// LearningMachine
module LearningMachine(input clk,rst, start, input [6:0] x1Data,x2Data, input [1:0] tData, output[1:0] signYin, output[13:0] w1,w2,b,Yin,output ReadEn, Ready);
  wire [1:0]Select1, Sel1, Sel2;
  wire  flag, InitYin, InitW1, InitW2, InitB, InitFlag, InitAlpha, LdX1, LdX2, LdT, Select2, LdYin, LdFlag, LdAlphaT, LdW1, LdW2, LdB;
  Controller controller(clk, rst, start, compare, flag, InitYin, InitW1, InitW2, InitB, InitFlag, InitAlpha, LdX1, LdX2, LdT, Select2, LdYin, LdFlag, LdAlphaT, LdW1, LdW2, LdB, ReadEn, Ready, Select1, Sel1, Sel2);
  DataPath datapath(clk,rst, x1Data,x2Data, tData, InitYin, InitW1, InitW2, InitB, InitFlag, InitAlpha, LdX1, LdX2, LdT, Select2, LdYin, LdFlag, LdAlphaT, LdW1, LdW2, LdB, Select1, Sel1, Sel2, compare, flag, signYin, w1,w2,b,Yin);
endmodule
For scale: about 89 flip-flops, ~9000 µm² of cells after synthesis.
make LEC_CHECK=0 CAP_MARGIN=0 CELL_PAD_IN_SITES_DETAIL_PLACEMENT=1 CORE_MARGIN=5 CORE_UTILIZATION=40 CTS_CLUSTER_SIZE=48 HOLD_SLACK_MARGIN=0.15 MAX_ROUTING_LAYER=met4 SLEW_MARGIN=30 finish   # period 13.0 ns
run.sh (not shown) runs the stock make flow with config.mk's settings and CLKGATE_MAP_FILE=.
Change:
Settings changed: CAP_MARGIN 0 to 30, CELL_PAD_IN_SITES_DETAIL_PLACEMENT 1 to not set, CORE_MARGIN 5 to 2, CORE_UTILIZATION 40 to 70, CTS_CLUSTER_DIAMETER set to 31, CTS_CLUSTER_SIZE 48 to not set, HOLD_SLACK_MARGIN 0.15 to not set, MAX_ROUTING_LAYER met4 to not set, SLEW_MARGIN 30 to 20.
Clock period 13.0 ns to 7.0 ns, I/O delays scaled along.
Result:
- The changed run did not get past 5_1_grt on GRT-0116
- synthesized area stays the same
- die area decreases by 46%
- synthesized cell count is unchanged
Change:
Settings changed: CAP_MARGIN 30 to 20, CORE_UTILIZATION 70 to 40, CTS_CLUSTER_DIAMETER 31 to not set.
Clock period 7.0 ns to 12.0 ns, I/O delays scaled along.
After rerunning:
- With this change the flow ran to the end with no violations
- die size goes up by 72%
- synthesized area stays the same
- synthesized cell count does not change
Change:
Settings changed: CORE_UTILIZATION 40 to 8.
Clock period 12.0 ns to 13.7 ns, I/O delays scaled along.
Effect:
- flip-flop count stays the same
- clock-buffer cell count rises by 2
- final cell count came out higher by 92%
- setup slack is better by 1500 ps
- hold slack improved by 16 ps
- wire length grows by 32%
- area after synthesis is unchanged
- first-iteration DRC count grows by 27%
- maximum frequency decreases by 2.4%
Change:
Settings changed: CORE_UTILIZATION 8 to 66.
Clock period 13.7 ns to 7.05 ns, I/O delays scaled along.
Outcome:
- The changed run finished but failed the layout checks on setup timing
- final area is higher by 4.9%
- via count is higher by 34%
- die size is lower by 87%
- global-route usage is higher by 40 points
- core utilization is higher by 83 points
Change:
Settings changed: CORE_UTILIZATION 66 to 40, GPL_ROUTABILITY_DRIVEN set to 0, MIN_ROUTING_LAYER set to met2.
Clock period 7.05 ns to 12.0 ns, I/O delays scaled along.
The changed run completed, yet does not pass: DRC.
Maximum frequency falls by about 12%.
Via count rises by about 1.2%.
Critical path depth rises by 3.
Area after synthesis is unchanged.
Clock skew falls by 5.2 ps.
Setup slack gets better by 3800 ps.
Cell area falls by about 17%.
Clock-buffer cell count stays the same.

========
LearningMachine again, from the RTL that the note above started with.
make LEC_CHECK=0 CAP_MARGIN=10 CORE_ASPECT_RATIO=0.5 CORE_MARGIN=6 CORE_UTILIZATION=55 CTS_CLUSTER_DIAMETER=185 CTS_CLUSTER_SIZE=96 GPL_TIMING_DRIVEN=1 MAX_ROUTING_LAYER=met4 MIN_ROUTING_LAYER=met1 PLACE_DENSITY=0.77 SLEW_MARGIN=20 TNS_END_PERCENT=20 finish   # period 9.61 ns
Then changed:
Settings changed: ABC_AREA set to 1, CORE_ASPECT_RATIO 0.5 to not set, CORE_MARGIN 6 to 2, CORE_UTILIZATION 55 to 69, CTS_CLUSTER_DIAMETER 185 to 52, CTS_CLUSTER_SIZE 96 to 72, PLACE_DENSITY 0.77 to not set, TNS_END_PERCENT 20 to not set.
Clock period 9.61 ns to 7.81 ns, I/O delays scaled along.
After rerunning:
- This time the run finished but fails on setup timing
- wire length is higher by 14%
- setup slack loses 0.65 ns
- die size is lower by about 28%
Then changed:
Settings changed: CORE_UTILIZATION 69 to 72, CTS_CLUSTER_DIAMETER 52 to 356, CTS_CLUSTER_SIZE 72 to 34, PLACE_DENSITY set to 0.36, SETUP_SLACK_MARGIN set to 0.9.
What happened: Now the flow failed in 5_1_grt; synthesized cell count is unchanged; synthesized area is unchanged; die area falls by 4.0%.
Then changed:
Settings changed: ABC_AREA 1 to not set, CORE_UTILIZATION 72 to 58, CTS_CLUSTER_DIAMETER 356 to 26, CTS_CLUSTER_SIZE 34 to 71, PLACE_DENSITY 0.36 to 0.77, SETUP_SLACK_MARGIN 0.9 to not set.
Clock period 7.81 ns to 6.54 ns, I/O delays scaled along.
What happened: The changed run finished but fails on setup timing; die size rises by 21%; area after synthesis is lower by 2.3%; synthesized cell count fell by 18%.
Then changed:
Settings changed: CAP_MARGIN 10 to 0, CORE_UTILIZATION 58 to 40, CTS_CLUSTER_DIAMETER 26 to not set, CTS_CLUSTER_SIZE 71 to not set, GPL_TIMING_DRIVEN 1 to not set, MIN_ROUTING_LAYER met1 to not set, PLACE_DENSITY 0.77 to not set.
Clock period 6.54 ns to 12.0 ns, I/O delays scaled along.
After rerunning:
- The changed run produced a clean layout
- core utilization came out lower by 40 points
- wire length came out lower by a quarter to a third
- maximum frequency came out lower by roughly a tenth
Then changed:
Settings changed: CAP_MARGIN 0 to 20, CORE_ASPECT_RATIO set to 1.38, CORE_MARGIN 2 to 9, CTS_CLUSTER_DIAMETER set to 371, CTS_CLUSTER_SIZE set to 99, MAX_ROUTING_LAYER met4 to not set, SETUP_SLACK_MARGIN set to -1.14, TNS_END_PERCENT set to 5.
Outcome:
- utilization went up by 0.52 points
- critical path depth went down by 3
- design area went up by 0.49%
